$ cat flow/constraint.sdc
create_clock -name core_clock -period 5.53 [get_ports {clk}]
set_input_delay 1.1060 -clock core_clock [delete_from_list [all_inputs] [get_ports {clk}]]
set_output_delay 1.1060 -clock core_clock [all_outputs]
set_load 0.01 [all_outputs]
$ cat flow/run.sh
#!/bin/bash
# the make line also repeats each setting of config.mk as NAME=value (left out here)
make -C /OpenROAD-flow-scripts/flow DESIGN_CONFIG=/design/flow/config.mk WORK_HOME=/design/flow/orfs CLKGATE_MAP_FILE= finish
$ cat flow/design.v
module C2(d00, d01, d10, d11, a1, b1, a0, b0, out);
	input d00, d01, d10, d11, a1, b1, a0, b0;
	output out;
	wire s1, s0;
	assign s1 = a1 || b1;
	assign s0 = a0 && b0;
	assign out = {s1, s0} == 2'b00 ? d00:
	     	{s1, s0} == 2'b01 ? d01:
	     	{s1, s0} == 2'b10 ? d10: d11;
endmodule
module Not(x, nx);
input x;
output nx;
C2 myc2(1'b1, 1'b1, 1'b1, 1'b0, x, x, x, x, nx);
endmodule
module Xor(a, b, c, out);
input a, b, c;
output out;
wire nc;
Not mynot(c, nc);
C2 myc2(c, nc, nc, c, a, b, a, b, out);
endmodule
module Co(a, b, c, out);
input a, b, c;
output out;
C2 myc2(1'b0, c, c, 1'b1, a, b, a, b, out);
endmodule
module FA(a, b, ci, co, res);
input a, b, ci;
output co, res;
Xor myxor(a, b, ci, res);
Co myco(a, b, ci, co);
endmodule
module And1bit(a, b, res);
input a, b;
output res;
C2 myc2(1'b0, 1'b0, 1'b0, 1'b1, a, b, a, b, res);
endmodule
module And5bit(a, b, res);
input [4:0] a, b;
output [4:0] res;
C2 myc21(1'b0, 1'b0, 1'b0, 1'b1, a[4], b[4], a[4], b[4], res[4]);
C2 myc22(1'b0, 1'b0, 1'b0, 1'b1, a[3], b[3], a[3], b[3], res[3]);
C2 myc23(1'b0, 1'b0, 1'b0, 1'b1, a[2], b[2], a[2], b[2], res[2]);
C2 myc24(1'b0, 1'b0, 1'b0, 1'b1, a[1], b[1], a[1], b[1], res[1]);
C2 myc25(1'b0, 1'b0, 1'b0, 1'b1, a[0], b[0], a[0], b[0], res[0]);
endmodule
module Or1bit(a0, a1, a2, a3, a4, a5, out);
input a0, a1, a2, a3, a4, a5;
output out;
wire w1, w2, w3, w4;
C2 myc21(1'b0, 1'b1, 1'b1, 1'b1, a0, a1, a0, a1, w1);
C2 myc22(1'b0, 1'b1, 1'b1, 1'b1, a2, a3, a2, a3, w2);
C2 myc23(1'b0, 1'b1, 1'b1, 1'b1, a4, a5, a4, a5, w3);
C2 myc24(1'b0, 1'b1, 1'b1, 1'b1, w1, w2, w1, w2, w4);
C2 myc25(1'b0, 1'b1, 1'b1, 1'b1, w4, w3, w4, w3, out);
endmodule
module Adder11(a, b, out);
	input [9:0] a, b;
	output [10:0] out;
	wire [10:0] c;
	FA FA1(a[0], b[0], 1'b0, c[0], out[0]);
	FA FA2(a[1], b[1], c[0], c[1], out[1]);
	FA FA3(a[2], b[2], c[1], c[2], out[2]);
	FA FA4(a[3], b[3], c[2], c[3], out[3]);
	FA FA5(a[4], b[4], c[3], c[4], out[4]);
	FA FA6(a[5], b[5], c[4], c[5], out[5]);
	FA FA7(a[6], b[6], c[5], c[6], out[6]);
	FA FA8(a[7], b[7], c[6], c[7], out[7]);
	FA FA9(a[8], b[8], c[7], c[8], out[8]);
	FA FA10(a[9], b[9], c[8], c[9], out[9]);
	FA FA11(a[9], b[9], c[9], c[10], out[10]);
endmodule	 
module Adder12(a, b, out);
	input [10:0] a, b;
	output [11:0] out;
	wire [11:0] c;
	FA FA1(a[0], b[0], 1'b0, c[0], out[0]);
	FA FA2(a[1], b[1], c[0], c[1], out[1]);
	FA FA3(a[2], b[2], c[1], c[2], out[2]);
	FA FA4(a[3], b[3], c[2], c[3], out[3]);
	FA FA5(a[4], b[4], c[3], c[4], out[4]);
	FA FA6(a[5], b[5], c[4], c[5], out[5]);
	FA FA7(a[6], b[6], c[5], c[6], out[6]);
	FA FA8(a[7], b[7], c[6], c[7], out[7]);
	FA FA9(a[8], b[8], c[7], c[8], out[8]);
	FA FA10(a[9], b[9], c[8], c[9], out[9]);
	FA FA11(a[10], b[10], c[9], c[10], out[10]); 
	FA FA12(a[10], b[10], c[10], c[11], out[11]);
endmodule	 
module Abs #(parameter N = 5) (a, signbit, out);
    input[N-1:0] a;
    input signbit;
    output[N-1:0] out;
    wire [10:0] tmpout;
    wire[N-1:0] not_a;
    wire co;
    genvar i;
    generate
        for (i = 0; i < N; i = i + 1) begin
            Xor xor_ins(a[i], signbit, 1'b0, not_a[i]);
        end
    endgenerate
   Adder11 adder1 ({{(10-N){1'b0}}, not_a}, {{9{1'b0}}, signbit}, tmpout);
   assign out = tmpout[N-1:0];
endmodule
module Cell(input xn, am, Sin, Cin, output Cout, Sout);
  wire t;
  And1bit myand1(xn, am, t);
  wire xortmp;
  Xor myxor(t, Sin, Cin, Sout);
  Xor myxor3(Sin, Cin, 1'b0, t1);
  And1bit myand2(t, t1, t2);
  And1bit myand3(Cin, Sin, t3);
  Or1bit myor1(t2, t3, 1'b0, 1'b0, 1'b0, 1'b0, Cout);
endmodule
module Multiplier(a_2, x_2, out);
  parameter m = 5;
  parameter n = 5;
  output [m+n-1:0] out;
  wire [m+n-1:0] product;
  input [m-1:0] a_2;
  input [n-1:0] x_2;
  wire [m-1:0] a;
  wire [n-1:0] x;
  Abs #(m) a1(a_2, a_2[m - 1], a);
  Abs #(m) a2(x_2, x_2[m - 1], x);
  wire c_partial[m*n:0] ;
  wire s_partial[m*n:0] ;
  genvar i;
  generate
    for(i=0; i<m; i=i+1)
    begin
      Cell mycell(x[0], a[i], 1'b0, 1'b0, c_partial[i], s_partial[i]);
    end
  endgenerate
  genvar j, k;
  generate
    for(k=0; k<n-1; k=k+1)
    begin
      for(j=0; j<m-1; j=j+1)
      begin
  	 Cell mycell2(x[k + 1], a[j], s_partial[m*(k + 1) + j - m + 1], c_partial[m*(k+1)+j-m], c_partial[m*(k+1)+j], s_partial[m*(k+1)+j]);
      end
    end
  endgenerate
  genvar z;
  generate
    for(z=0; z<n-1; z=z+1)
    begin
      Cell c_middle_last_col(x[z+1], a[+(m-1)], 1'b0, c_partial[m*(z+1)+(m-1)-m], c_partial[m*(z+1)+(m-1)], s_partial[m*(z+1)+(m-1)]);
    end
  endgenerate
  wire c_last_partial[m-1:0] ;
  wire s_last_partial[m-2:0] ;
  assign c_last_partial[0] = 1'b0;
  genvar l;
  generate
    for(l=0; l<m-1; l=l+1)
    begin
      FA c_last(c_partial[(n-1)*m+l], s_partial[(n-1)*m+l+1], c_last_partial[l], c_last_partial[l+1], s_last_partial[l]);
    end
  endgenerate
  generate
    for(i=0; i<n; i=i+1)
    begin
      assign product[i] = s_partial[m*i];
    end
  endgenerate
  generate
    for(i=n; i<n+m-1; i=i+1)
    begin
      assign product[i] = s_last_partial[i-n];
    end
  endgenerate
  assign product[m+n-1] = c_last_partial[m-2];
  wire signbit_res;
  Xor xor1(a_2[m-1], x_2[n-1], 1'b0, signbit_res);
  Abs #(m+n) newAbs(product, signbit_res, out);
endmodule
module Mux2to1(a, b, sel, c);
	input [4:0] a, b;
	input sel;
	output [4:0] c;
	C2 myc2(a[0], a[0], b[0], b[0], sel, sel, sel, sel, c[0]); 
	C2 myc21(a[1], a[1], b[1], b[1], sel, sel, sel, sel, c[1]);
	C2 myc22(a[2], a[2], b[2], b[2], sel, sel, sel, sel, c[2]);
	C2 myc23(a[3], a[3], b[3], b[3], sel, sel, sel, sel, c[3]);
	C2 myc24(a[4], a[4], b[4], b[4], sel, sel, sel, sel, c[4]);
endmodule    
module iszer(A, out);
input [4:0] A;
output out;
Or1bit myOr1(A[4], A[3], A[2], A[1], A[0], 1'b0, out);
endmodule
module reg5bit(a, en, clk, rst, out);
input clk, rst, en;
input [4:0] a;
output [4:0] out;
wire b4, b3, b2, b1, b0;
S2 reg4(out[4], a[4], 1'b0, 1'b0, 1'b0, 1'b0, en, en, rst, clk, b4);
S2 reg3(out[3], a[3], 1'b0, 1'b0, 1'b0, 1'b0, en, en, rst, clk, b3);
S2 reg2(out[2], a[2], 1'b0, 1'b0, 1'b0, 1'b0, en, en, rst, clk, b2);
S2 reg1(out[1], a[1], 1'b0, 1'b0, 1'b0, 1'b0, en, en, rst, clk, b1);
S2 reg0(out[0], a[0], 1'b0, 1'b0, 1'b0, 1'b0, en, en, rst, clk, b0);
assign out = {b4, b3, b2, b1, b0};
endmodule
module reg10bit(A, clk, rst, out);
input clk, rst;
input [9:0] A;
output [9:0] out;
wire b9, b8, b7, b6, b5, b4, b3, b2, b1, b0;
S2 reg9(A[9], 1'b0, 1'b0, 1'b0, 1'b0, 1'b0, 1'b0, 1'b0, rst, clk, b9);
S2 reg8(A[8], 1'b0, 1'b0, 1'b0, 1'b0, 1'b0, 1'b0, 1'b0,  rst, clk, b8);
S2 reg7(A[7], 1'b0, 1'b0, 1'b0, 1'b0, 1'b0, 1'b0, 1'b0,  rst, clk, b7);
S2 reg6(A[6], 1'b0, 1'b0, 1'b0, 1'b0, 1'b0, 1'b0, 1'b0,  rst, clk, b6);
S2 reg5(A[5], 1'b0, 1'b0, 1'b0, 1'b0, 1'b0, 1'b0, 1'b0, rst, clk, b5);
S2 reg4(A[4], 1'b0, 1'b0, 1'b0, 1'b0, 1'b0, 1'b0, 1'b0,  rst, clk, b4);
S2 reg3(A[3], 01'b0, 1'b0, 1'b0, 1'b0, 1'b0, 1'b0, 1'b0,  rst, clk, b3);
S2 reg2(A[2], 1'b0, 1'b0, 1'b0, 1'b0, 1'b0, 1'b0, 1'b0,  rst, clk, b2);
S2 reg1(A[1], 01'b0, 1'b0, 1'b0, 1'b0, 1'b0, 1'b0, 1'b0,  rst, clk, b1);
S2 reg0(A[0], 01'b0, 1'b0, 1'b0, 1'b0, 1'b0, 1'b0, 1'b0,  rst, clk, b0);
assign out = {b9, b8, b7, b6, b5, b4, b3, b2, b1, b0};
endmodule
module S2(d00, d01, d10, d11, a1, b1, a0, b0, clr, clk, out);
input d00, d01, d10, d11, a1, b1, a0, b0, clr, clk;
output reg out;
wire s1, s0, d;
assign s1 = a1 || b1;
assign s0 = a0 && b0;
assign d = {s1, s0} == 2'b00 ? d00 :
	   {s1, s0} == 2'b01 ? d01 :
	   {s1, s0} == 2'b10 ? d10 : d11;
always@(posedge clk) begin
	if (clr) out <= 1'b0;
	else out <= d;
end
endmodule
module Actfun(A, out);
input [11:0] A;
output [4:0] out;
wire lb;
wire[11:0] B;
assign lb = A[11];
C2 c0(A[11], 1'b0, 1'b0, 1'b0, lb, lb, lb, lb, B[11]);
C2 c1(A[10], 1'b0, 1'b0, 1'b0, lb, lb, lb, lb, B[10]);
C2 c2(A[9], 1'b0, 1'b0, 1'b0, lb, lb, lb, lb, B[9]);
C2 c3(A[8], 1'b0, 1'b0, 1'b0, lb, lb, lb, lb, B[8]);
C2 c4(A[7], 1'b0, 1'b0, 1'b0, lb, lb, lb, lb, B[7]);
C2 c5(A[6], 1'b0, 1'b0, 1'b0, lb, lb, lb, lb, B[6]);
C2 c6(A[5], 1'b0, 1'b0, 1'b0, lb, lb, lb, lb, B[5]);
C2 c7(A[4], 1'b0, 1'b0, 1'b0, lb, lb, lb, lb, B[4]);
C2 c8(A[3], 1'b0, 1'b0, 1'b0, lb, lb, lb, lb, B[3]);
C2 c9(A[2], 1'b0, 1'b0, 1'b0, lb, lb, lb, lb, B[2]);
C2 c10(A[1], 1'b0, 1'b0, 1'b0, lb, lb, lb, lb, B[1]);
C2 c11(A[0], 1'b0, 1'b0, 1'b0, lb, lb, lb, lb, B[0]);
assign out = {B[11], B[6:3]};
endmodule
module PU(x1, w1, x2, w2, x3, w3, x4, w4, clk, rst, out);
input [4:0] x1, x2, x3, x4, w1, w2, w3, w4;
input clk, rst;
output [4:0] out;
wire [9:0] mres1, mres2, mres3, mres4, mreg1, mreg2, mreg3, mreg4;
wire [10:0] addres1, addres2;
wire [11:0] addres3;
Multiplier mul1(x1, w1, mres1);
Multiplier mul2(x2, w2, mres2);
Multiplier mul3(x3, w3, mres3);
Multiplier mul4(x4, w4, mres4);
reg10bit reg1(mres1, clk, rst, mreg1);
reg10bit reg2(mres2, clk, rst, mreg2);
reg10bit reg3(mres3, clk, rst, mreg3);
reg10bit reg4(mres4, clk, rst, mreg4);
Adder11 add1(mreg1, mreg2, addres1);
Adder11 add2(mreg3, mreg4, addres2);
Adder12 add3(addres1, addres2, addres3);
Actfun myfun(addres3, out);
endmodule
module DataPath(clk, rst, ix1, ix2, ix3, ix4, ieps, wen, wene, sel, zer, out);
input clk, rst, wen, wene, sel;
input [4:0] ix1, ix2, ix3, ix4, ieps;
output zer;
output [4:0] out;
wire [4:0] xp1, xp2, xp3, xp4, w1, w2, w3, w4, x1, x2, x3, x4, eps, initx1, initx2, initx3, initx4;
wire zx1, zx2, zx3, zx4, nsel;
Mux2to1 mux1(ix1, xp1, sel, w1);
Mux2to1 mux2(ix2, xp2, sel, w2);
Mux2to1 mux3(ix3, xp3, sel, w3);
Mux2to1 mux4(ix4, xp4, sel, w4);
Not Not1(sel, nsel);
reg5bit my_x1(w1, wen, clk, rst, x1);
reg5bit my_x2(w2, wen, clk, rst, x2);
reg5bit my_x3(w3, wen, clk, rst, x3);
reg5bit my_x4(w4, wen, clk, rst, x4);
reg5bit my_ix1(ix1, nsel, clk, rst, initx1);
reg5bit my_ix2(ix2, nsel, clk, rst, initx2);
reg5bit my_ix3(ix3, nsel, clk, rst, initx3);
reg5bit my_ix4(ix4, nsel, clk, rst, initx4);
reg5bit my_eps(ieps, wene, clk, rst, eps);
wire [4:0] one2c = 4'b01000;
PU PU1(x1, one2c, x2, eps, x3, eps, x4, eps, clk, rst, xp1);
PU PU2(x1, eps, x2, one2c, x3, eps, x4, eps, clk, rst, xp2);
PU PU3(x1, eps, x2, eps, x3, one2c, x4, eps, clk, rst, xp3);
PU PU4(x1, eps, x2, eps, x3, eps, x4, one2c, clk, rst, xp4);
iszer zerx1(x1, zx1);
iszer zerx2(x2, zx2);
iszer zerx3(x3, zx3);
iszer zerx4(x4, zx4);
wire [4:0] resx1, resx2, resx3, resx4;
And5bit myand1({5{zx1}}, initx1, resx1);
And5bit myand2({5{zx2}}, initx2, resx2);
And5bit myand3({5{zx3}}, initx3, resx3);
And5bit myand4({5{zx4}}, initx4, resx4);
Or1bit myor1(resx1[0], resx2[0], resx3[0], resx4[0], 1'b0, 1'b0, out[0]);
Or1bit myor2(resx1[1], resx2[1], resx3[1], resx4[1], 1'b0, 1'b0, out[1]);
Or1bit myor3(resx1[2], resx2[2], resx3[2], resx4[2], 1'b0, 1'b0, out[2]);
Or1bit myor4(resx1[3], resx2[3], resx3[3], resx4[3], 1'b0, 1'b0, out[3]);
Or1bit myor5(resx1[4], resx2[4], resx3[4], resx4[4], 1'b0, 1'b0, out[4]);
wire rega1, rega2, rega3, rega4, rega5, rega6;
And1bit myand5(zx1, zx2, rega1);
And1bit myand6(zx1, zx3, rega2);
And1bit myand7(zx1, zx4, rega3);
And1bit myand8(zx2, zx3, rega4);
And1bit myand9(zx2, zx4, rega5);
And1bit myand10(zx3, zx4, rega6);
Or1bit mynewor(rega1, rega2, rega3, rega4, rega5, rega6, zer);
endmodule
module controller(clk, rst, start, zer, wen, wenep, sel, done);
	input clk, rst, start, zer;
	output wen, wenep, sel, done;
	wire Q1, Q2, Q3, Q21, Q22, Q23, Q31, Q32, wen2;
	S2 newQ1(1'b0, 1'b1, 1'b0, 1'b0, Q1, zer, Q2, Q3, rst, clk, Q1);
	C2 newQ21(1'b0, 1'b0, 1'b1, 1'b0, Q2, Q2, Q3, Q3, Q21);
	C2 newQ22(1'b0, 1'b0, 1'b0, 1'b1, Q2, Q2, zer, zer, Q22);
	C2 newQ23(1'b0, 1'b1, 1'b0, 1'b0, Q2, start, Q3, Q3, Q23);
	S2 newQ2(Q23, Q23, 1'b1, 1'b1, Q21, Q22, 1'b1, 1'b1, rst, clk, Q2);
	C2 newQ31(1'b0, 1'b0, 1'b1, 1'b0, Q2, Q2, Q3, Q3, Q31);
	C2 newQ32(1'b0, 1'b1, 1'b0, 1'b0, Q1, Q2, start, start, Q32);
	S2 newQ3(1'b0, 1'b0, 1'b1, 1'b1, Q31, Q32, 1'b1, 1'b1, rst, clk, Q3);
	C2 newwen1(1'b0, 1'b1, 1'b0, 1'b0, Q1, Q2, Q3, Q3, wenep);
	C2 newwen2(1'b0, 1'b1, 1'b0, 1'b0, Q1, Q1, Q2, Q3, sel);
	C2 newwen(1'b0, 1'b0, 1'b1, 1'b1, wenep, sel, 1'b1, 1'b1, wen);
	C2 newdone(1'b0, 1'b1, 1'b0, 1'b0, Q2, Q3, Q1, Q1, done);
endmodule
module maxfinder(clk, rst, start, x1, x2, x3, x4, eps, done, result);
input clk, start, rst;
input [4:0] x1, x2, x3, x4, eps;
output done;
output [4:0] result;
wire wen, wenep, sel, zer;
DataPath datapath(clk, rst, x1, x2, x3, x4, eps, wen, wenep, sel, zer, result);
controller con(clk, rst, start, zer, wen, wenep, sel, done);
endmodule
$ cat flow/config.mk
export PLATFORM = sky130hd
export DESIGN_NAME = maxfinder
export DESIGN_NICKNAME = maxfinder
export VERILOG_FILES = /design/flow/design.v
export SDC_FILE = /design/flow/constraint.sdc
export NUM_CORES = 4
export LEC_CHECK = 0
export CAP_MARGIN = 20
export CORE_MARGIN = 2
export CORE_UTILIZATION = 72
export SETUP_SLACK_MARGIN = -0.39
export SLEW_MARGIN = 20
==> results.ini, run 1 <==
[run_status]
status = finished with violations
check.faults = setup timing

[grt]
grt_first_pass_wirelength_mm = 50.29
overflow = 0
grt_pass1_vias = 10320
antenna_found_initial = 1
grt_max_degree = 64
grt_use_total_pct = 35.96

[drt]
vias = 9970
viasPerCell = 5.743
wl_met2_mm = 16.07
top_layer = met4
drt_iter0_drc = 699
wl_met3_mm = 2.207
drt-total-wl_mm = 32.45
first_pass_iters = 5
drc = 0
wl_per_cell_um = 18.69
postRouteAntennaNets = 0
diodes = 0
drt-met1-wl_mm = 12.47

[final_layout]
fin_nets = 1874
area_growth_pct = 16.05

[clock_tree]
htreeDepth = 4
numClockSinks = 116
numCtsBuffers = 17
cts_tree = yes
clkSlewWorstSetupHoldPaths_ns = 0.06
ctsHoldBuffers = 0
clock_latency_ns = 0.43
clockBufferDepth = 2
clockRootBuffer = clkbuf_16

[power_and_ir_drop]
p_clk_share_pct = 24.2
p_per_area_nw_per_um2 = 319.0
vdd_drop_max_mv = 0.3039
internal_power_mw = 2.733
leakage_nw = 7.430
pg_seq_mw = 1.01
seqPwrFrac_pct = 21.7
p_comb_mw = 2.51
pwr-share-comb_pct = 54.1
p_sw_share_pct = 41.09
clock_power_mw = 1.12
switching_power_mw = 1.907
maxPowerGroup = combinational cells
finalPower_mw = 4.640

[synthesis]
ys_seq_share_pct = 18.53
synthAoiAreaFrac_pct = 10.43
ys_sh_adder_pct = 41.89
ys_area_um2 = 12530
ys_ff = 116
synth_cells = 1384
edf_count = 0
syn_area_per_cell_um2 = 9.055
syn_area_um2 = 12530
synthArstFlopShare_pct = 0
ys_sh_simple_pct = 14.64
yosys.area.top_type = ha_1
xor_share_pct = 5.242
ys_cells = 1384
netlist_top_cells_count = 234 x ha_1, 228 x inv_1, 116 x dfxtp_1
synth.most_common_cell = ha_1
mux_share_pct = 0.6889
yosysUniqueCellTypes = 69
top_area_share_pct = 23.36
flop_cell = dfxtp_1
ys_warn_count = 5
ys_top_logic_family = adder cells
area_leaders = ha_1 23%, dfxtp_1 19%, fa_1 18%, inv_1 6.8%, and2_1 3.5%

[final_timing]
fmax_mhz = 170.9
hold_slack_ns = 0.4530
slew_headroom_pct = 34.44
worstMarginPinSlew_ns = 0.9758
setup_slack_ns = -0.3207
post-route-period-util_pct = 105.8
setup_viol = 21
period_minus_slack_ns = 5.851
finClkSkew_ns = 0.009200
hold_viol_final = 0
rsz0062_at_grt = true
finalMaxSlewViolations = 0

[die]
rows = 48
pin_count = 34
initial_utilization_pct = 72.96
chipHeight_um = 135.9
die_w_um = 135.9
die_area_um2 = 18480
coreArea_um2 = 17180

[placed_design]
place_congestion = 0.9353
portBuffers = 33
post-dp-hpwl_mm = 24.52

[worst_setup_path]
endpoint = datapath.my_x1.reg1.out
worstSetupEndpointType = flip-flop
crit_slowest_cell = fa_2
crit_start = datapath.PU3.reg4.reg1.out
path_max_fanout = 4
crit_path_start_kind = flip-flop
crit_type = flip-flop to flip-flop
critPathRequiredTime_ns = 5.85
rr_startpoint = datapath.PU3.reg4.reg1.out
crit_chain = inv_2 -> ha_4 -> ha_4 -> a211oi_4 -> fa_2 -> inv_2 -> fa_2 -> fa_2 -> fa_2 -> fa_2 -> inv_2 -> fa_2 -> fa_2 -> inv_2 -> ha_4 -> a21boi_1 -> o31a_1 -> ha_1 -> a21oi_2 -> o21ai_2 -> a31oi_1 -> nor2_1 -> a211o_2 -> a2111oi_4
cp.depth = 24
arrival_ns = 6.17
critPathTopFamily = adder cells
r2r_end = datapath.my_x1.reg1.out
reg2regPathDepth = 24
reg2reg_setup_slack_ns = -0.32
path_buffers = 4
max_stage_delay_ns = 0.44
cpMostUsedCell = fa_2

[hold_path]
hold_depth = 2
hold_start = datapath.my_ix3.reg4.out
worstHoldPathType = flip-flop to flip-flop
holdPathEnd = datapath.my_ix3.reg4.out

[flow_run]
warnings = 137
max-cap-violations = 0

routing by layer:
| layer | GRT usage [%] | vias up |
|---|---|---|
| met2 | 62.43 | 407 |
| met1 | 42.66 | 4790 |
| met4 | 18.87 | 0 |
| li1 | - | 4644 |
| met5 | 0 | - |
| met3 | 6.264 | 129 |
final cells by class:
class                      count  area (um^2)
timing repair buffer         140         1131
sequential                   116         2325
multi-input combinational    991         9335
clock inverter                13        147.6
inverter                     232        870.8
clock buffer                  19        452.9
tap                          225        281.5
fill                        1005         2633
metrics by stage:
stage | worst slack (ns) | std cells | setup TNS (ns) | utilization (%) | area (um^2)
after global placement | -0.4487 | 1699 | -2.966 | 79.87 | 13720
after detailed placement | -0.5521 | 1699 | -5.227 | 79.87 | 13720
after CTS | -0.3970 | 1732 | -4.914 | 83.51 | 14340
final | -0.3207 | 1736 | -3.515 | 84.67 | 14540
after global routing | -0.5486 | 1736 | -8.544 | 84.67 | 14540
after floorplan | -0.3816 | 1386 | -1.317 | - | 12540
what timing repair did:
action / in CTS / in global routing
setup endpoints to repair: 10 / 16
pin swaps: 2 / 33
resized: 6 / 48
setup buffers: 1 / 6
endpoints found under the hold margin: 0 / 0
cloned: 0 / 0
==> run 2: changes to the inputs <==
- ABC_AREA: not set -> 1
- CAP_MARGIN: 20 -> 5
- CTS_CLUSTER_DIAMETER: not set -> 26
- CTS_CLUSTER_SIZE: not set -> 80
- PLACE_DENSITY: not set -> 0.35
- SETUP_SLACK_MARGIN: -0.39 -> 1.27
- clock period: 5.53 -> 5.59 ns (I/O delays scaled with it)
==> results.ini, run 2 <==
[synthesis]
synthArstFlopShare_pct = 0  ; unchanged
ys_warn_count = 5  ; unchanged
yosys.area.top_type = ha_1
ys_top_logic_family = adder cells
syn_area_um2 = 12570  ; +0.33%
ys_seq_share_pct = 18.47  ; -0.061 points
flop_cell = dfxtp_1
netlist_top_cells_count = 365 x inv_1, 234 x ha_1, 201 x nand2_1
synth.most_common_cell = inv_1
mux_share_pct = 0.07961  ; -0.61 points
top_area_share_pct = 23.29  ; -0.077 points
ys_cells = 1543  ; +11%
area_leaders = ha_1 23%, dfxtp_1 18%, fa_1 18%, inv_1 11%, nand2_1 6.0%
yosysUniqueCellTypes = 52  ; -25%
ys_ff = 116  ; unchanged
syn_area_per_cell_um2 = 8.149  ; -10%
ys_area_um2 = 12570  ; +0.33%
edf_count = 0  ; unchanged
ys_sh_simple_pct = 14.15  ; -0.49 points
xor_share_pct = 4.806  ; -0.44 points
ys_sh_adder_pct = 41.44  ; -0.46 points
synthAoiAreaFrac_pct = 8.230  ; -2.2 points
synth_cells = 1543  ; +11%

[die]
rows = 48  ; unchanged
die_area_um2 = 18540  ; +0.32%
pin_count = 34  ; unchanged
die_w_um = 136.1  ; +0.16%
chipHeight_um = 136.1  ; +0.16%
initial_utilization_pct = 73.20  ; +0.24 points
coreArea_um2 = 17180  ; unchanged

[worst_setup_path]
arrival_ns = 5.55  ; -0.62 ns
reg2regPathDepth = 21  ; -13%
worstSetupEndpointType = flip-flop
rr_startpoint = datapath.PU4.reg1.reg1.out
crit_start = datapath.PU4.reg1.reg1.out
critPathTopFamily = adder cells
endpoint = datapath.my_x4.reg1.out
crit_type = flip-flop to flip-flop
crit_chain = inv_4 -> ha_4 -> ha_4 -> a21oi_2 -> fa_2 -> fa_2 -> fa_2 -> fa_2 -> fa_2 -> fa_2 -> fa_2 -> inv_2 -> ha_4 -> mux2i_2 -> o21ai_2 -> buf_4 -> ha_4 -> o22ai_1 -> a211o_1 -> nand3_1 -> a31oi_1
r2r_end = datapath.my_x4.reg1.out
reg2reg_setup_slack_ns = 0.33  ; +0.65 ns
critPathRequiredTime_ns = 5.88  ; +0.03 ns
path_max_fanout = 5  ; +1
path_buffers = 3  ; -1
crit_path_start_kind = flip-flop
cpMostUsedCell = fa_2
cp.depth = 21  ; -13%
max_stage_delay_ns = 0.41  ; -0.03 ns
crit_slowest_cell = fa_2

[drt]
wl_per_cell_um = 18.67  ; -0.12%
drt-total-wl_mm = 34.91  ; +7.6%
drc = 0  ; unchanged
first_pass_iters = 6  ; +1
viasPerCell = 5.652  ; -1.6%
diodes = 0  ; unchanged
vias = 10570  ; +6.0%
drt_iter0_drc = 831  ; +19%
postRouteAntennaNets = 0  ; unchanged

[grt]
antenna_found_initial = 0  ; -1
overflow = 0  ; unchanged
grt_first_pass_wirelength_mm = 52.41  ; +4.2%
grt_use_total_pct = 37.47  ; +1.5 points
grt_max_degree = 78  ; +22%
grt_pass1_vias = 10540  ; +2.2%

[clock_tree]
numCtsBuffers = 17  ; unchanged
cts_tree = yes
clock_latency_ns = 0.43  ; about the same
clkSlewWorstSetupHoldPaths_ns = 0.07  ; about the same
clockRootBuffer = clkbuf_16
htreeDepth = 4  ; unchanged
numClockSinks = 116  ; unchanged
clockBufferDepth = 2  ; unchanged

[power_and_ir_drop]
p_clk_share_pct = 18.4  ; -5.8 points
p_sw_share_pct = 46.25  ; +5.2 points
internal_power_mw = 3.176  ; +16%
switching_power_mw = 2.732  ; +43%
clock_power_mw = 1.09  ; about the same
pg_seq_mw = 1.05  ; +4%
p_per_area_nw_per_um2 = 389.5  ; +22%
p_comb_mw = 3.76  ; +50%
vdd_drop_max_mv = 0.4951  ; +63%
pwr-share-comb_pct = 63.7  ; +9.6 points
seqPwrFrac_pct = 17.9  ; -3.8 points
leakage_nw = 7.894  ; +6.2%
maxPowerGroup = combinational cells

[final_timing]
hold_viol_final = 0  ; unchanged
finClkSkew_ns = 0.01491  ; +0.005706 ns
post-route-period-util_pct = 94.17  ; -12 points
period_minus_slack_ns = 5.264  ; -0.5866 ns
finalMaxSlewViolations = 0  ; unchanged
setup_tns_ns = 0  ; +3.515 ns
setup_viol = 0  ; -100%
fmax_mhz = 190.0  ; +11%
rsz0062_at_grt = true
worstMarginPinSlew_ns = 1.157  ; +0.1811 ns
slew_headroom_pct = 22.40  ; -12 points

[final_layout]
fin_nets = 2008  ; +7.2%
area_growth_pct = 20.64
final_area_um2 = 15170  ; +4.3%

[hold_path]
holdPathEnd = datapath.my_ix2.reg3.out
hold_start = datapath.my_ix2.reg3.out
hold_depth = 2  ; unchanged
worstHoldPathType = flip-flop to flip-flop

[placed_design]
postPlaceCellArea_um2 = 13550  ; -1.3%
post-dp-hpwl_mm = 23.93  ; -2.4%
portBuffers = 33  ; unchanged
place_congestion = 0.9267  ; -0.92%

[run_status]
status = finished clean

[flow_run]
warnings = 138  ; +0.73%
max-cap-violations = 0  ; unchanged

==> run 2: layout make-up <==
class | instances | area [um^2]
tap | 225 | 281.5
clock inverter | 15 | 165.2
fill | 855 | 2008
clock buffer | 17 | 425.4
inverter | 379 | 1436
multi-input combinational | 1008 | 9597
timing repair inverter | 1 | 5.005
sequential | 116 | 2362
timing repair buffer | 109 | 895.9
==> run 2: layer usage <==
| layer | vias up | wire length [um] | track usage [%] |
|---|---|---|---|
| met2 | 563 | 17070 | 65.61 |
| met1 | 5052 | 12850 | 44.45 |
| li1 | 4815 | - | - |
| met4 | 0 | 1861 | 16.61 |
| met3 | 140 | 3124 | 7.606 |
| met5 | - | 0 | 0 |
==> run 2: what timing repair did <==
| action | CTS | global route |
|---|---|---|
| setup buffers | 51 | 19 |
| resized | 86 | 37 |
| hold buffers | 0 | 0 |
| endpoints found under the hold margin | 0 | 0 |
| pin swaps | 61 | 47 |
| cloned | 1 | 0 |
| setup endpoints to repair | 34 | 32 |
==> run 2: per-stage QoR <==
step	instances	util (%)	hold slack, ns	setup WS, ns	power [mW]
finish	1870	88.31	0.4725	0.3259	5.908
global route	1870	88.31	0.4922	0.1452	6.301
floorplan	1545	-	0.4298	0.7126	3.309
detailed placement	1767	78.86	0.4556	0.3638	4.185
CTS	1851	86.36	0.4648	0.4939	5.496
global placement	1767	78.86	0.4458	0.4659	4.089
==> run 3: changes to the inputs <==
- ABC_AREA: 1 -> not set
- CAP_MARGIN: 5 -> 20
- CORE_UTILIZATION: 72 -> 66
- CTS_CLUSTER_DIAMETER: 26 -> not set
- CTS_CLUSTER_SIZE: 80 -> not set
- PLACE_DENSITY: 0.35 -> not set
- SETUP_SLACK_MARGIN: 1.27 -> not set
- clock period: 5.59 -> 7.33 ns (I/O delays scaled with it)
==> results.ini, run 3 <==
[synthesis]
synth.most_common_cell = ha_1
synthArstFlopShare_pct = 0  ; unchanged
top_area_share_pct = 23.36  ; +0.077 points
ys_sh_simple_pct = 14.64  ; +0.49 points
synthAoiAreaFrac_pct = 10.43  ; +2.2 points
netlist_top_cells_count = 234 x ha_1, 228 x inv_1, 116 x dfxtp_1
yosysUniqueCellTypes = 69  ; +33%
ys_cells = 1384  ; -10%
xor_share_pct = 5.242  ; +0.44 points
area_leaders = ha_1 23%, dfxtp_1 19%, fa_1 18%, inv_1 6.8%, and2_1 3.5%
ys_warn_count = 5  ; unchanged
ys_top_logic_family = adder cells
ys_ff = 116  ; unchanged
syn_area_um2 = 12530  ; -0.33%
edf_count = 0  ; unchanged
ys_sh_adder_pct = 41.89  ; +0.46 points
syn_area_per_cell_um2 = 9.055  ; +11%
ys_area_um2 = 12530  ; -0.33%
ys_seq_share_pct = 18.53  ; +0.061 points
mux_share_pct = 0.6889  ; +0.61 points
synth_cells = 1384  ; -10%
yosys.area.top_type = ha_1
flop_cell = dfxtp_1

[clock_tree]
clock_latency_ns = 0.42  ; about the same
numCtsBuffers = 17  ; unchanged
clkSlewWorstSetupHoldPaths_ns = 0.06  ; about the same
clockBufferDepth = 2  ; unchanged
clockRootBuffer = clkbuf_16
ctsResizeCount = 0  ; -100%
ctsHoldBuffers = 0  ; unchanged
post-cts-setup-buffers = 0  ; -100%
htreeDepth = 4  ; unchanged
cts_tree = yes
numClockSinks = 116  ; unchanged

[power_and_ir_drop]
p_per_area_nw_per_um2 = 232.9  ; -40%
switching_power_mw = 1.302  ; -52%
p_comb_mw = 1.56  ; -59%
internal_power_mw = 1.872  ; -41%
p_clk_share_pct = 26.8  ; +8.4 points
maxPowerGroup = combinational cells
pg_seq_uw = 763  ; -27%
pwr-share-comb_pct = 49.2  ; -14 points
leakage_nw = 6.950  ; -12%
vdd_drop_max_mv = 0.1856  ; -63%
clock_power_uw = 850  ; -22%
seqPwrFrac_pct = 24.0  ; +6.1 points
p_sw_share_pct = 41.02  ; -5.2 points

[final_timing]
period_minus_slack_ns = 6.453  ; +1.189 ns
setup_viol = 0  ; unchanged
slew_headroom_pct = 31.86  ; +9.5 points
fmax_mhz = 155.0  ; -18%
rsz0062_at_grt = false
worstMarginPinSlew_ns = 1.015  ; -0.1421 ns
hold_slack_ns = 0.4536  ; -0.01891 ns
post-route-period-util_pct = 88.04  ; -6.1 points
finalMaxSlewViolations = 0  ; unchanged
finClkSkew_ns = 0.007951  ; -0.006956 ns
setup_tns_ns = 0  ; unchanged
hold_viol_final = 0  ; unchanged

[final_layout]
fin_nets = 1775  ; -12%
final_area_um2 = 13630  ; -10%
fin_util_pct = 73.09  ; -15 points
area_growth_pct = 8.736

[drt]
wl_per_cell_um = 17.00  ; -9.0%
viasPerCell = 5.468  ; -3.3%
drc = 0  ; unchanged
vias = 9000  ; -15%
wl_met3_mm = 1.103  ; -65%
postRouteAntennaNets = 0  ; unchanged
first_pass_iters = 5  ; -1
drt-met1-wl_mm = 12.76  ; -0.68%
top_layer = met4
diodes = 0  ; unchanged
wl_met2_mm = 13.42  ; -21%
drt_iter0_drc = 525  ; -37%
drt-total-wl_mm = 27.98  ; -20%

[worst_setup_path]
crit_slowest_cell = fa_1
rr_startpoint = datapath.PU4.reg3.reg1.out
crit_path_start_kind = flip-flop
crit_type = flip-flop to flip-flop
arrival_ns = 6.78  ; +1.23 ns
critPathRequiredTime_ns = 7.66  ; +1.78 ns
path_max_fanout = 5  ; unchanged
cp.depth = 26  ; +24%
crit_start = datapath.PU4.reg3.reg1.out
r2r_end = datapath.my_x1.reg1.out
critPathTopFamily = adder cells
cpMostUsedCell = fa_1
reg2regPathDepth = 26  ; +24%
worstSetupEndpointType = flip-flop
max_stage_delay_ns = 0.45  ; +0.04 ns
endpoint = datapath.my_x1.reg1.out
reg2reg_setup_slack_ns = 0.88  ; +0.55 ns
path_buffers = 5  ; +2

[die]
pin_count = 34  ; unchanged
initial_utilization_pct = 67.22  ; -6.0 points
chipHeight_um = 141.8  ; +4.1%
die_area_um2 = 20110  ; +8.5%
coreArea_um2 = 18640  ; +8.5%
rows = 50  ; +4.2%
die_w_um = 141.8  ; +4.1%

[placed_design]
portBuffers = 33  ; unchanged
place_congestion = 0.9060  ; -2.2%
post-dp-hpwl_mm = 22.63  ; -5.4%
postPlaceCellArea_um2 = 13020  ; -3.9%

[hold_path]
hold_depth = 2  ; unchanged
worstHoldPathType = flip-flop to flip-flop
holdPathEnd = datapath.my_ix4.reg4.out
hold_start = datapath.my_ix4.reg4.out

[grt]
grt_use_total_pct = 29.72  ; -7.8 points
overflow = 0  ; unchanged
antenna_found_initial = 0  ; unchanged
grt_first_pass_wirelength_mm = 45.76  ; -13%
grt_pass1_vias = 9050  ; -14%
grt_max_degree = 66  ; -15%

[flow_run]
max-cap-violations = 0  ; unchanged
warnings = 135  ; -2.2%

[run_status]
status = finished clean

## run 3: final cells by class
type | count | area, um^2
multi-input combinational | 991 | 9150
timing repair buffer | 41 | 387.9
sequential | 116 | 2322
fill | 1457 | 5016
tap | 234 | 292.8
clock buffer | 19 | 452.9
clock inverter | 13 | 150.1
inverter | 232 | 870.8
## run 3: through the flow
step / power, mW / setup slack (ns) / instances
2_1_floorplan: 1.893 / 1.418 / 1386
3_3_place_gp: 2.292 / 1.059 / 1614
3_5_place_dp: 2.333 / 0.9184 / 1614
4_1_cts: 3.187 / 0.8905 / 1646
5_1_grt: 3.435 / 0.4676 / 1646
6_report: 3.173 / 0.8766 / 1646
## run 3: routing by layer
metal,vias to the layer above,track usage (%)
met5,-,0
met4,0,9.000
met3,43,3.780
met2,163,50.33
met1,4364,40.03
li1,4430,-
==> run 4: changes to the inputs <==
- ABC_AREA: not set -> 1
- CORE_ASPECT_RATIO: not set -> 0.5
- CORE_UTILIZATION: 66 -> 69
- CTS_CLUSTER_DIAMETER: not set -> 334
- CTS_CLUSTER_SIZE: not set -> 96
- PLACE_DENSITY: not set -> 0.43
- TNS_END_PERCENT: not set -> 10
- clock period: 7.33 -> 3.68 ns (I/O delays scaled with it)
==> results.ini, run 4 <==
[run_status]
status = finished with violations
check.faults = slew limit, setup timing

[grt]
grt_use_total_pct = 43.77  ; +14 points
overflow = 0  ; unchanged
grt_first_pass_wirelength_mm = 64.07  ; +40%
antenna_found_initial = 8  ; +8
grt_pass1_vias = 12170  ; +34%
grt_max_degree = 77  ; +17%

[power_and_ir_drop]
pg_seq_mw = 1.60  ; +110%
maxPowerGroup = combinational cells
leakage_nw = 8.796  ; +27%
p_comb_mw = 8.41  ; +440%
p_sw_share_pct = 50.06  ; +9.0 points
pwr-share-comb_pct = 71.6  ; +22 points
switching_power_mw = 5.876  ; +350%
clock_power_mw = 1.73  ; +100%
p_clk_share_pct = 14.7  ; -12 points
seqPwrFrac_pct = 13.7  ; -10 points
vdd_drop_max_mv = 0.4761  ; +160%
internal_power_mw = 5.863  ; +210%
p_per_area_nw_per_um2 = 717.1  ; +210%

[drt]
drt-total-wl_mm = 53.27  ; +90%
first_pass_iters = 21  ; +16
viasPerCell = 6.324  ; +16%
drt_iter0_drc = 2720  ; +420%
wl_per_cell_um = 25.78  ; +52%
drc = 0  ; unchanged
vias = 13070  ; +45%
postRouteAntennaNets = 0  ; unchanged

[final_timing]
setup_slack_ns = -2.333  ; -3.210 ns
fmax_mhz = 166.3  ; +7.3%
setup_tns_ns = -58.44  ; -58.44 ns
setup_viol = 42  ; +42
rsz0062_at_grt = true
finalMaxSlewViolations = 1  ; +1
worstMarginPinSlew_ns = 1.668  ; +0.6527 ns
post-route-period-util_pct = 163.4  ; +75 points
hold_viol_final = 0  ; unchanged
slew_headroom_pct = -11.17  ; -43 points
finClkSkew_ns = 0.01556  ; +0.007605 ns
period_minus_slack_ns = 6.013  ; -0.4403 ns

[hold_path]
hold_start = datapath.my_ix4.reg4.out
worstHoldPathType = flip-flop to flip-flop
holdPathEnd = datapath.my_ix4.reg4.out
hold_depth = 2  ; unchanged

[synthesis]
syn_area_um2 = 12570  ; +0.33%
netlist_top_cells_count = 365 x inv_1, 234 x ha_1, 201 x nand2_1
xor_share_pct = 4.806  ; -0.44 points
synthAoiAreaFrac_pct = 8.230  ; -2.2 points
ys_cells = 1543  ; +11%
mux_share_pct = 0.07961  ; -0.61 points
ys_area_um2 = 12570  ; +0.33%
ys_ff = 116  ; unchanged
ys_seq_share_pct = 18.47  ; -0.061 points
ys_sh_adder_pct = 41.44  ; -0.46 points
edf_count = 0  ; unchanged
yosysUniqueCellTypes = 52  ; -25%
syn_area_per_cell_um2 = 8.149  ; -10%
area_leaders = ha_1 23%, dfxtp_1 18%, fa_1 18%, inv_1 11%, nand2_1 6.0%
flop_cell = dfxtp_1
top_area_share_pct = 23.29  ; -0.077 points
synthArstFlopShare_pct = 0  ; unchanged
ys_warn_count = 5  ; unchanged
yosys.area.top_type = ha_1
ys_sh_simple_pct = 14.15  ; -0.49 points
synth.most_common_cell = inv_1
ys_top_logic_family = adder cells
synth_cells = 1543  ; +11%

[worst_setup_path]
reg2reg_setup_slack_ns = -2.33  ; -3.21 ns
crit_slowest_cell = o21ai_1
crit_type = flip-flop to flip-flop
rr_startpoint = datapath.PU3.reg4.reg0.out
arrival_ns = 6.37  ; -0.41 ns
cpMostUsedCell = nand2_2
critPathRequiredTime_ns = 4.04  ; -3.62 ns
cp.depth = 28  ; +7.7%
crit_start = datapath.PU3.reg4.reg0.out
endpoint = datapath.my_x1.reg3.out
max_stage_delay_ns = 1.00  ; +0.55 ns
r2r_end = datapath.my_x1.reg3.out
crit_path_start_kind = flip-flop
reg2regPathDepth = 28  ; +7.7%
worstSetupEndpointType = flip-flop
critPathTopFamily = adder cells
path_max_fanout = 4  ; -1
path_buffers = 6  ; +1

[die]
chipHeight_um = 99.45  ; -30%
initial_utilization_pct = 71.39  ; +4.2 points
die_area_um2 = 19380  ; -3.6%
die_w_um = 194.9  ; +37%
rows = 34  ; -32%
pin_count = 34  ; unchanged
coreArea_um2 = 17610  ; -5.5%

[clock_tree]
clkSlewWorstSetupHoldPaths_ns = 0.07  ; about the same
clockRootBuffer = clkbuf_16
clockBufferDepth = 2  ; unchanged
clock_latency_ns = 0.43  ; about the same
numClockSinks = 116  ; unchanged
ctsHoldBuffers = 0  ; unchanged
cts_tree = yes
numCtsBuffers = 17  ; unchanged
htreeDepth = 4  ; unchanged

[placed_design]
portBuffers = 33  ; unchanged
place_congestion = 1.018  ; +12%
post-dp-hpwl_mm = 29.90  ; +32%
placed_cells = 2007  ; +24%
postPlaceCellArea_um2 = 14990  ; +15%
preCtsSetupSlack_ns = -1.576  ; -2.494 ns

[flow_run]
max-cap-violations = 0  ; unchanged
warnings = 138  ; +2.2%

[final_layout]
area_growth_pct = 30.20
final_cells = 2066  ; +26%
final_area_um2 = 16370  ; +20%
fin_nets = 2186  ; +23%

==> run 4: final cells by class <==
class                           count  area, um^2
Timing Repair Buffer              288        2300
Tap cell                          234       292.8
Clock inverter                     14       141.4
Clock buffer                       18       450.4
Sequential cell                   116        2349
Antenna cell                        9       22.52
Fill cell                         622        1241
Inverter                          379        1434
Multi-Input combinational cell   1008        9382
==> run 4: per-layer routing <==
layer	track usage, %	up-vias	wire (um)
met4	20.67	18	4685
met3	11.39	538	8891
met5	0	-	617
met1	55.20	6054	17930
li1	-	5194	-
met2	71.35	1261	21140
==> run 4: timing repair <==
action,CTS,global route
pin swaps,43,63
gates resized,84,81
setup buffers,8,12
endpoints found under the setup margin,41,42
==> run 4: metrics by stage <==
| stage | hold slack, ns | power, mW | utilization, % |
|---|---|---|---|
| after floorplan | 0.4298 | 4.887 | - |
| after global placement | 0.4438 | 7.008 | 85.14 |
| after detailed placement | 0.4505 | 7.364 | 85.14 |
| after CTS | 0.4581 | 9.424 | 90.54 |
| after global routing | 0.4793 | 12.14 | 92.91 |
| final | 0.4611 | 11.74 | 92.95 |
==> run 5: changes to the inputs <==
- CAP_MARGIN: 20 -> 30
- CELL_PAD_IN_SITES_GLOBAL_PLACEMENT: not set -> 0
- CORE_ASPECT_RATIO: 0.5 -> 1.0
- CORE_UTILIZATION: 69 -> 33
- CTS_CLUSTER_DIAMETER: 334 -> not set
- CTS_CLUSTER_SIZE: 96 -> 86
- GPL_ROUTABILITY_DRIVEN: not set -> 1
- MAX_ROUTING_LAYER: not set -> met4
- PLACE_DENSITY: 0.43 -> not set
- PLACE_DENSITY_LB_ADDON: not set -> 0.26
- TNS_END_PERCENT: 10 -> not set
- clock period: 3.68 -> 4.39 ns (I/O delays scaled with it)
==> results.ini, run 5 <==
[run_status]
status = finished with violations
check.faults = setup timing

[power_and_ir_drop]
p_sw_share_pct = 42.28  ; -7.8 points
clock_power_mw = 1.45  ; -16%
maxPowerGroup = combinational cells
leakage_nw = 8.681  ; -1.3%
switching_power_mw = 3.276  ; -44%
pwr-share-comb_pct = 64.3  ; -7.3 points
p_clk_share_pct = 18.7  ; +4.0 points
finalPower_mw = 7.747  ; -34%
pg_seq_mw = 1.32  ; -18%
internal_power_mw = 4.471  ; -24%
vdd_drop_max_mv = 0.3058  ; -36%
p_comb_mw = 4.98  ; -41%
seqPwrFrac_pct = 17.0  ; +3.3 points
p_per_area_nw_per_um2 = 461.1  ; -36%

[grt]
grt_pass1_vias = 10360  ; -15%
grt_max_degree = 77  ; unchanged
grt_use_total_pct = 17.98  ; -26 points
antenna_found_initial = 0  ; -8
grt_first_pass_wirelength_mm = 53.57  ; -16%
overflow = 0  ; unchanged

[synthesis]
ys_sh_adder_pct = 41.44  ; unchanged
ys_cells = 1543  ; unchanged
ys_ff = 116  ; unchanged
syn_area_um2 = 12570  ; unchanged
edf_count = 0  ; unchanged
ys_seq_share_pct = 18.47  ; unchanged
ys_sh_simple_pct = 14.15  ; unchanged
yosysUniqueCellTypes = 52  ; unchanged
netlist_top_cells_count = 365 x inv_1, 234 x ha_1, 201 x nand2_1
syn_area_per_cell_um2 = 8.149  ; unchanged
synthArstFlopShare_pct = 0  ; unchanged
area_leaders = ha_1 23%, dfxtp_1 18%, fa_1 18%, inv_1 11%, nand2_1 6.0%
mux_share_pct = 0.07961  ; unchanged
top_area_share_pct = 23.29  ; unchanged
yosys.area.top_type = ha_1
xor_share_pct = 4.806  ; unchanged
synth.most_common_cell = inv_1
flop_cell = dfxtp_1
ys_top_logic_family = adder cells
ys_warn_count = 5  ; unchanged
ys_area_um2 = 12570  ; unchanged
synth_cells = 1543  ; unchanged
synthAoiAreaFrac_pct = 8.230  ; unchanged

[worst_setup_path]
reg2reg_setup_slack_ns = -0.75  ; +1.58 ns
crit_slowest_cell = fa_2
crit_chain = inv_2 -> ha_4 -> ha_4 -> a21oi_2 -> fa_2 -> fa_2 -> fa_2 -> fa_2 -> fa_2 -> fa_2 -> fa_2 -> inv_2 -> ha_4 -> mux2i_2 -> o21ai_2 -> buf_6 -> ha_4 -> o22ai_1 -> a211o_1 -> nand3_1 -> a31oi_1
arrival_ns = 5.43  ; -0.94 ns
worstSetupEndpointType = flip-flop
path_buffers = 3  ; -3
cp.depth = 21  ; -25%
crit_path_start_kind = flip-flop
rr_startpoint = datapath.PU4.reg1.reg1.out
critPathRequiredTime_ns = 4.68  ; +0.64 ns
crit_type = flip-flop to flip-flop
r2r_end = datapath.my_x4.reg2.out
reg2regPathDepth = 21  ; -25%
critPathTopFamily = adder cells
crit_start = datapath.PU4.reg1.reg1.out
max_stage_delay_ns = 0.43  ; -0.57 ns
cpMostUsedCell = fa_2
endpoint = datapath.my_x4.reg2.out
path_max_fanout = 4  ; unchanged

[die]
die_area_um2 = 39680  ; +100%
coreArea_um2 = 37580  ; +110%
rows = 71  ; +110%
chipHeight_um = 199.2  ; +100%
initial_utilization_pct = 33.46  ; -38 points
die_w_um = 199.2  ; +2.2%
pin_count = 34  ; unchanged

[final_timing]
worstMarginPinSlew_ns = 0.8802  ; -0.7873 ns
rsz0062_at_grt = true
hold_viol_final = 0  ; unchanged
setup_tns_ns = -13.35  ; +45.09 ns
slew_headroom_pct = 41.32  ; +52 points
finClkSkew_ns = 0.01058  ; -0.004980 ns
fmax_mhz = 194.6  ; +17%
setup_viol = 28  ; -33%
finalMaxSlewViolations = 0  ; -1
post-route-period-util_pct = 117.1  ; -46 points
hold_slack_ns = 0.4640  ; +0.002899 ns
setup_slack_ns = -0.7486  ; +1.584 ns
period_minus_slack_ns = 5.139  ; -0.8744 ns

[clock_tree]
clkSlewWorstSetupHoldPaths_ns = 0.06  ; about the same
clockRootBuffer = clkbuf_16
clockBufferDepth = 2  ; unchanged
clock_latency_ns = 0.42  ; about the same
ctsHoldBuffers = 0  ; unchanged
htreeDepth = 4  ; unchanged
numCtsBuffers = 17  ; unchanged
numClockSinks = 116  ; unchanged
cts_tree = yes

[final_layout]
final_area_um2 = 16800  ; +2.6%
fin_nets = 2162  ; -1.1%
fin_util_pct = 44.71  ; -48 points
final_cells = 2310  ; +12%
area_growth_pct = 33.63

[hold_path]
hold_depth = 2  ; unchanged
hold_start = datapath.my_ix3.reg4.out
worstHoldPathType = flip-flop to flip-flop
holdPathEnd = datapath.my_ix3.reg4.out

[drt]
vias = 9961  ; -24%
drt_iter0_drc = 419  ; -85%
viasPerCell = 4.312  ; -32%
diodes = 0  ; -9
top_layer = met4
drt-met1-wl_mm = 16.18  ; -9.8%
first_pass_iters = 4  ; -81%
wl_met2_mm = 15.79  ; -25%
drc = 0  ; unchanged
wl_per_cell_um = 14.25  ; -45%
postRouteAntennaNets = 0  ; unchanged
wl_met3_um = 561  ; -94%
drt-total-wl_mm = 32.91  ; -38%

[placed_design]
postPlaceCellArea_um2 = 15430  ; +2.9%
portBuffers = 33  ; unchanged
place_congestion = 0.8763  ; -14%
preCtsSetupSlack_ns = -0.8479  ; +0.7280 ns
placed_cells = 2253  ; +12%
post-dp-hpwl_mm = 27.51  ; -8.0%

[flow_run]
warnings = 136  ; -1.4%
max-cap-violations = 0  ; unchanged

-- run 5: repair_timing --
action,4_1_cts,5_1_grt
endpoints found under the setup margin,32,32
resized,93,59
setup buffers,19,8
pin swaps,66,58
-- run 5: per-layer routing --
metal / GRT usage, % / vias up
met5: - / -
met4: 3.179 / 0
met1: 24.06 / 4724
met2: 30.21 / 99
met3: 1.266 / 18
li1: - / 5120
-- run 5: layout make-up --
cell class / count / area (um^2)
fill: 3659 / 20780
timing repair buffer: 264 / 2100
clock buffer: 17 / 425.4
inverter: 379 / 1430
clock inverter: 15 / 182.7
multi-input combinational: 1008 / 9666
sequential: 116 / 2359
tap: 511 / 639.4
==> run 6: changes to the inputs <==
- CAP_MARGIN: 30 -> 20
- CELL_PAD_IN_SITES_GLOBAL_PLACEMENT: 0 -> not set
- CORE_ASPECT_RATIO: 1.0 -> not set
- CORE_UTILIZATION: 33 -> 72
- CTS_CLUSTER_DIAMETER: not set -> 171
- CTS_CLUSTER_SIZE: 86 -> 74
- GPL_ROUTABILITY_DRIVEN: 1 -> not set
- MAX_ROUTING_LAYER: met4 -> not set
- PLACE_DENSITY_LB_ADDON: 0.26 -> 0.27
- clock period: 4.39 -> 5.01 ns (I/O delays scaled with it)
==> results.ini, run 6 <==
[run_status]
status = did not finish
failed_stage = global routing
error = [ERROR GRT-0232] Routing congestion too high. Check the congestion heatmap in the GUI.

[clock_tree]
ctsHoldBuffers = 0  ; unchanged
numClockSinks = 116  ; unchanged
numCtsBuffers = 17  ; unchanged
clockBufferDepth = 2  ; unchanged
clockRootBuffer = clkbuf_16
htreeDepth = 4  ; unchanged

[synthesis]
synthAoiAreaFrac_pct = 8.230  ; unchanged
ys_warn_count = 5  ; unchanged
yosys.area.top_type = ha_1
ys_top_logic_family = adder cells
edf_count = 0  ; unchanged
ys_area_um2 = 12570  ; unchanged
ys_sh_adder_pct = 41.44  ; unchanged
ys_sh_simple_pct = 14.15  ; unchanged
xor_share_pct = 4.806  ; unchanged
ys_cells = 1543  ; unchanged
top_area_share_pct = 23.29  ; unchanged
ys_seq_share_pct = 18.47  ; unchanged
netlist_top_cells_count = 365 x inv_1, 234 x ha_1, 201 x nand2_1
syn_area_um2 = 12570  ; unchanged
synthArstFlopShare_pct = 0  ; unchanged
flop_cell = dfxtp_1
synth.most_common_cell = inv_1
syn_area_per_cell_um2 = 8.149  ; unchanged
yosysUniqueCellTypes = 52  ; unchanged
synth_cells = 1543  ; unchanged
mux_share_pct = 0.07961  ; unchanged
area_leaders = ha_1 23%, dfxtp_1 18%, fa_1 18%, inv_1 11%, nand2_1 6.0%
ys_ff = 116  ; unchanged

[die]
coreArea_um2 = 17180  ; -54%
chipHeight_um = 136.1  ; -32%
die_area_um2 = 18540  ; -53%
die_w_um = 136.1  ; -32%
rows = 48  ; -32%
initial_utilization_pct = 73.20  ; +40 points
pin_count = 34  ; unchanged

[placed_design]
portBuffers = 33  ; unchanged
place_congestion = 0.9219  ; +5.2%
postPlaceCellArea_um2 = 13990  ; -9.3%
placed_cells = 1873  ; -17%
post-dp-hpwl_mm = 26.10  ; -5.1%
preCtsSetupSlack_ns = -0.3674  ; +0.4804 ns

[grt]
grt_use_total_pct = 72.24
overflow = 13

[run 6: what timing repair did]
| item | CTS |
|---|---|
| pin swaps | 54 |
| endpoints found under the setup margin | 28 |
| setup buffers | 13 |
| gates cloned | 0 |
| gates resized | 117 |
[run 6: layer usage]
metal	GRT usage (%)	GRT overflow
met1	71.15	0
met2	91.21	7
met3	54.74	0
met4	75.12	6
met5	12.78	0
[run 6: metrics by stage]
step,setup TNS (ns),hold WS [ns]
after CTS,-1.318,0.4660
after detailed placement,-7.453,0.4559
after global placement,-2.364,0.4545
after floorplan,0,0.4298
==> run 7: changes to the inputs <==
- CORE_ASPECT_RATIO: not set -> 1.94
- CORE_UTILIZATION: 72 -> 40
- CTS_CLUSTER_DIAMETER: 171 -> 77
- CTS_CLUSTER_SIZE: 74 -> 19
- PLACE_DENSITY_LB_ADDON: 0.27 -> not set
- SETUP_SLACK_MARGIN: not set -> -0.17
- clock period: 5.01 -> 9.0 ns (I/O delays scaled with it)
==> results.ini, run 7 <==
[run_status]
status = finished clean

[power_and_ir_drop]
pg_seq_uw = 642
leakage_nw = 7.623
p_comb_mw = 1.80
p_sw_share_pct = 45.17
p_per_area_nw_per_um2 = 227.1
vdd_drop_max_mv = 0.1270
seqPwrFrac_pct = 20.3
maxPowerGroup = combinational cells
switching_power_mw = 1.425
p_clk_share_pct = 22.5
clock_power_uw = 711
pwr-share-comb_pct = 57.1
internal_power_mw = 1.730

[worst_setup_path]
path_buffers = 3
crit_type = flip-flop to flip-flop
path_max_fanout = 5
reg2reg_setup_slack_ns = 2.93
endpoint = datapath.my_x3.reg2.out
worstSetupEndpointType = flip-flop
crit_path_start_kind = flip-flop
rr_startpoint = datapath.PU3.reg2.reg1.out
critPathTopFamily = adder cells
cp.depth = 22
reg2regPathDepth = 22
r2r_end = datapath.my_x3.reg2.out
crit_chain = inv_1 -> ha_1 -> ha_1 -> a21oi_1 -> fa_1 -> fa_1 -> fa_1 -> fa_1 -> fa_1 -> fa_1 -> fa_1 -> inv_1 -> ha_1 -> mux2i_1 -> o21ai_0 -> inv_1 -> ha_1 -> a21oi_1 -> nor2_1 -> o31ai_1 -> nand3_1 -> a31oi_1
arrival_ns = 6.43
critPathRequiredTime_ns = 9.36
crit_start = datapath.PU3.reg2.reg1.out
max_stage_delay_ns = 0.53
cpMostUsedCell = fa_1
crit_slowest_cell = o21ai_0

[clock_tree]
clkSlewWorstSetupHoldPaths_ns = 0.06
clock_latency_ns = 0.44
numClockSinks = 116  ; unchanged
clockRootBuffer = clkbuf_16
ctsHoldBuffers = 0  ; unchanged
cts_tree = yes
post-cts-setup-buffers = 0  ; -13
htreeDepth = 4  ; unchanged
numCtsBuffers = 17  ; unchanged
ctsResizeCount = 0  ; -100%
clockBufferDepth = 2  ; unchanged

[drt]
viasPerCell = 4.729
drt-total-wl_mm = 31.68
drc = 0
vias = 9396
first_pass_iters = 4
diodes = 0
wl_per_cell_um = 15.95
drt_iter0_drc = 432
postRouteAntennaNets = 0

[synthesis]
yosysUniqueCellTypes = 52  ; unchanged
flop_cell = dfxtp_1
ys_warn_count = 5  ; unchanged
syn_area_um2 = 12570  ; unchanged
ys_sh_adder_pct = 41.44  ; unchanged
ys_area_um2 = 12570  ; unchanged
ys_sh_simple_pct = 14.15  ; unchanged
xor_share_pct = 4.806  ; unchanged
ys_top_logic_family = adder cells
yosys.area.top_type = ha_1
edf_count = 0  ; unchanged
area_leaders = ha_1 23%, dfxtp_1 18%, fa_1 18%, inv_1 11%, nand2_1 6.0%
mux_share_pct = 0.07961  ; unchanged
netlist_top_cells_count = 365 x inv_1, 234 x ha_1, 201 x nand2_1
synthAoiAreaFrac_pct = 8.230  ; unchanged
synth.most_common_cell = inv_1
top_area_share_pct = 23.29  ; unchanged
syn_area_per_cell_um2 = 8.149  ; unchanged
ys_ff = 116  ; unchanged
synthArstFlopShare_pct = 0  ; unchanged
synth_cells = 1543  ; unchanged
ys_cells = 1543  ; unchanged
ys_seq_share_pct = 18.47  ; unchanged

[grt]
antenna_found_initial = 0
gr-usage-met2_pct = 38.92
overflow = 0
use_met1_pct = 18.76
busiest_layer = met2
grt_first_pass_wirelength_mm = 50.56
grt_use_total_pct = 20.06
met3_usage_pct = 2.017
grt_pass1_vias = 9889
grt_max_degree = 78

[placed_design]
placed_cells = 1955  ; +4.4%
post-dp-hpwl_mm = 26.94  ; +3.2%
portBuffers = 33  ; unchanged
postPlaceCellArea_um2 = 13280  ; -5.1%
place_congestion = 0.8851  ; -4.0%

[final_timing]
period_minus_slack_ns = 6.068
setup_tns_ns = 0
finClkSkew_ns = 0.01170
setup_viol = 0
post-route-period-util_pct = 67.42
fmax_mhz = 164.8
hold_viol_final = 0
slew_headroom_pct = 40.53
hold_slack_ns = 0.4548
rsz0062_at_grt = false
worstMarginPinSlew_ns = 0.8921
finalMaxSlewViolations = 0

[final_layout]
area_growth_pct = 10.52
fin_nets = 1936
fin_util_pct = 44.71
nFillCells = 3163
final_cells = 1987
final_area_um2 = 13900

[flow_run]
warnings = 133
max-cap-violations = 0

[hold_path]
worstHoldPathType = flip-flop to flip-flop
hold_depth = 2
hold_start = datapath.my_ix3.reg4.out
holdPathEnd = datapath.my_ix3.reg4.out

[die]
chipHeight_um = 250.9  ; +84%
coreArea_um2 = 31080  ; +81%
initial_utilization_pct = 40.45  ; -33 points
die_area_um2 = 32950  ; +78%
die_w_um = 131.3  ; -3.6%
pin_count = 34  ; unchanged
rows = 90  ; +88%

[run 7: per-layer routing]
layer  vias up  routed length, um
met3        88                546
li1       4664                  -
met5         -                  0
met1      4499              10890
met2       145              17440
met4         0               2807
[run 7: stage by stage]
stage | worst slack [ns] | power (mW)
floorplan | 3.542 | 1.973
global placement | 3.115 | 2.410
detailed placement | 2.999 | 2.472
CTS | 2.920 | 3.197
global route | 2.524 | 3.458
finish | 2.932 | 3.155
[run 7: area by class of cell]
cell class                      instances  area [um^2]  area share, %
Clock inverter                         14        175.2          1.261
Clock buffer                           18        439.2          3.160
Timing Repair Buffer                   38        362.8          2.611
Tap cell                              414        518.0          3.728
Inverter                              379         1423          10.24
Sequential cell                       116         2322          16.71
Multi-Input combinational cell       1008         8656          62.29
==> run 8: changes to the inputs <==
- ABC_AREA: 1 -> not set
- CORE_ASPECT_RATIO: 1.94 -> not set
- CORE_UTILIZATION: 40 -> 66
- CTS_CLUSTER_DIAMETER: 77 -> not set
- CTS_CLUSTER_SIZE: 19 -> not set
- SETUP_SLACK_MARGIN: -0.17 -> 1.26
- clock period: 9.0 -> 7.38 ns (I/O delays scaled with it)
==> results.ini, run 8 <==
[final_timing]
worstMarginPinSlew_ns = 1.010  ; +0.1184 ns
rsz0062_at_grt = true
fmax_mhz = 168.3  ; +2.1%
setup_viol = 0  ; unchanged
slew_headroom_pct = 32.15  ; -8.4 points
post-route-period-util_pct = 80.49  ; +13 points
finClkSkew_ns = 0.007796  ; -0.003904 ns
period_minus_slack_ns = 5.941  ; -0.1273 ns
hold_viol_final = 0  ; unchanged
setup_tns_ns = 0  ; unchanged

[synthesis]
edf_count = 0  ; unchanged
syn_area_um2 = 12530  ; -0.33%
yosysUniqueCellTypes = 69  ; +33%
yosys.area.top_type = ha_1
syn_area_per_cell_um2 = 9.055  ; +11%
flop_cell = dfxtp_1
xor_share_pct = 5.242  ; +0.44 points
synthAoiAreaFrac_pct = 10.43  ; +2.2 points
ys_warn_count = 5  ; unchanged
ys_sh_simple_pct = 14.64  ; +0.49 points
synth_cells = 1384  ; -10%
mux_share_pct = 0.6889  ; +0.61 points
ys_area_um2 = 12530  ; -0.33%
synthArstFlopShare_pct = 0  ; unchanged
ys_cells = 1384  ; -10%
area_leaders = ha_1 23%, dfxtp_1 19%, fa_1 18%, inv_1 6.8%, and2_1 3.5%
top_area_share_pct = 23.36  ; +0.077 points
ys_ff = 116  ; unchanged

[clock_tree]
clockRootBuffer = clkbuf_16
numClockSinks = 116  ; unchanged
numCtsBuffers = 17  ; unchanged
clockBufferDepth = 2  ; unchanged
cts_tree = yes
clock_latency_ns = 0.43  ; about the same
ctsHoldBuffers = 0  ; unchanged
clkSlewWorstSetupHoldPaths_ns = 0.06  ; about the same

[worst_setup_path]
path_max_fanout = 4  ; -1
path_buffers = 5  ; +2
arrival_ns = 6.27  ; -0.16 ns
reg2reg_setup_slack_ns = 1.44  ; -1.49 ns
worstSetupEndpointType = flip-flop
r2r_end = datapath.my_x1.reg1.out
max_stage_delay_ns = 0.39  ; -0.14 ns
crit_chain = inv_2 -> ha_4 -> ha_1 -> a211oi_2 -> fa_2 -> inv_1 -> fa_2 -> fa_2 -> fa_2 -> fa_1 -> inv_1 -> fa_1 -> fa_2 -> inv_1 -> ha_1 -> a21boi_0 -> o31a_1 -> buf_4 -> ha_1 -> or3_1 -> a31oi_1 -> nor2_1 -> a211o_1 -> a2111oi_4
crit_slowest_cell = fa_2
cp.depth = 24  ; +9.1%
endpoint = datapath.my_x1.reg1.out
reg2regPathDepth = 24  ; +9.1%
critPathRequiredTime_ns = 7.71  ; -1.65 ns
critPathTopFamily = adder cells
crit_start = datapath.PU4.reg3.reg1.out
crit_type = flip-flop to flip-flop

[hold_path]
worstHoldPathType = flip-flop to flip-flop
hold_depth = 2  ; unchanged
holdPathEnd = datapath.my_ix4.reg4.out
hold_start = datapath.my_ix4.reg4.out

[flow_run]
max-cap-violations = 0  ; unchanged
warnings = 136  ; +2.3%

[die]
rows = 50  ; -44%
die_area_um2 = 20110  ; -39%
initial_utilization_pct = 67.22  ; +27 points
die_w_um = 141.8  ; +8.0%
pin_count = 34  ; unchanged
coreArea_um2 = 18640  ; -40%
chipHeight_um = 141.8  ; -43%

[power_and_ir_drop]
pwr-share-comb_pct = 50.0  ; -7.1 points
internal_power_mw = 1.893  ; +9.5%
p_comb_mw = 1.61  ; -10%
pg_seq_uw = 760  ; +18%
maxPowerGroup = combinational cells
seqPwrFrac_pct = 23.7  ; +3.4 points
p_clk_share_pct = 26.3  ; +3.8 points
leakage_nw = 6.976  ; -8.5%
p_sw_share_pct = 40.98  ; -4.2 points
p_per_area_nw_per_um2 = 233.2  ; +2.7%
vdd_drop_max_mv = 0.1866  ; +47%
switching_power_mw = 1.315  ; -7.8%
clock_power_uw = 843  ; +19%

[grt]
grt_max_degree = 66  ; -15%
antenna_found_initial = 0  ; unchanged
grt_pass1_vias = 9115  ; -7.8%
overflow = 0  ; unchanged
grt_first_pass_wirelength_mm = 45.97  ; -9.1%
grt_use_total_pct = 29.86  ; +9.8 points

[run_status]
status = finished clean

[drt]
wl_per_cell_um = 17.08  ; +7.1%
first_pass_iters = 7  ; +3
drc = 0  ; unchanged
drt_iter0_drc = 431  ; -0.23%
vias = 9041  ; -3.8%
postRouteAntennaNets = 0  ; unchanged
diodes = 0  ; unchanged
viasPerCell = 5.473  ; +16%

[final_layout]
fin_nets = 1781  ; -8.0%
final_area_um2 = 13750  ; -1.0%
area_growth_pct = 9.754
fin_util_pct = 73.78  ; +29 points

[placed_design]
place_congestion = 0.9060  ; +2.4%
post-dp-hpwl_mm = 22.63  ; -16%
portBuffers = 33  ; unchanged
postPlaceCellArea_um2 = 13020  ; -1.9%

[run 8: metal layers]
metal	global-route usage, %	vias to the layer above	wire length [um]
met5	0	-	0
met4	9.474	0	712
met3	3.814	41	1062
met2	50.43	164	13520
met1	40.15	4394	12910
li1	-	4442	-
[run 8: area by class of cell]
type	count	area [um^2]
multi-input combinational	991	9226
fill	1436	4888
sequential	116	2328
inverter	232	870.8
clock buffer	19	452.9
timing repair buffer	47	432.9
tap	234	292.8
clock inverter	13	150.1
[run 8: timing repair]
item                       CTS  global route
pin swaps                    3            13
setup buffers                4             2
setup endpoints to repair    7            18
resized                      7            21
[run 8: metrics by stage]
step	total power, mW	setup WS, ns	hold WS, ns	cells
after floorplan	1.880	1.468	0.4315	1386
after global placement	2.276	1.109	0.4406	1614
after detailed placement	2.318	0.9684	0.4466	1614
after CTS	3.185	1.263	0.4536	1650
after global routing	3.469	1.185	0.4749	1652
final	3.208	1.440	0.4511	1652
Power is estimated from default activity; no workload was simulated.
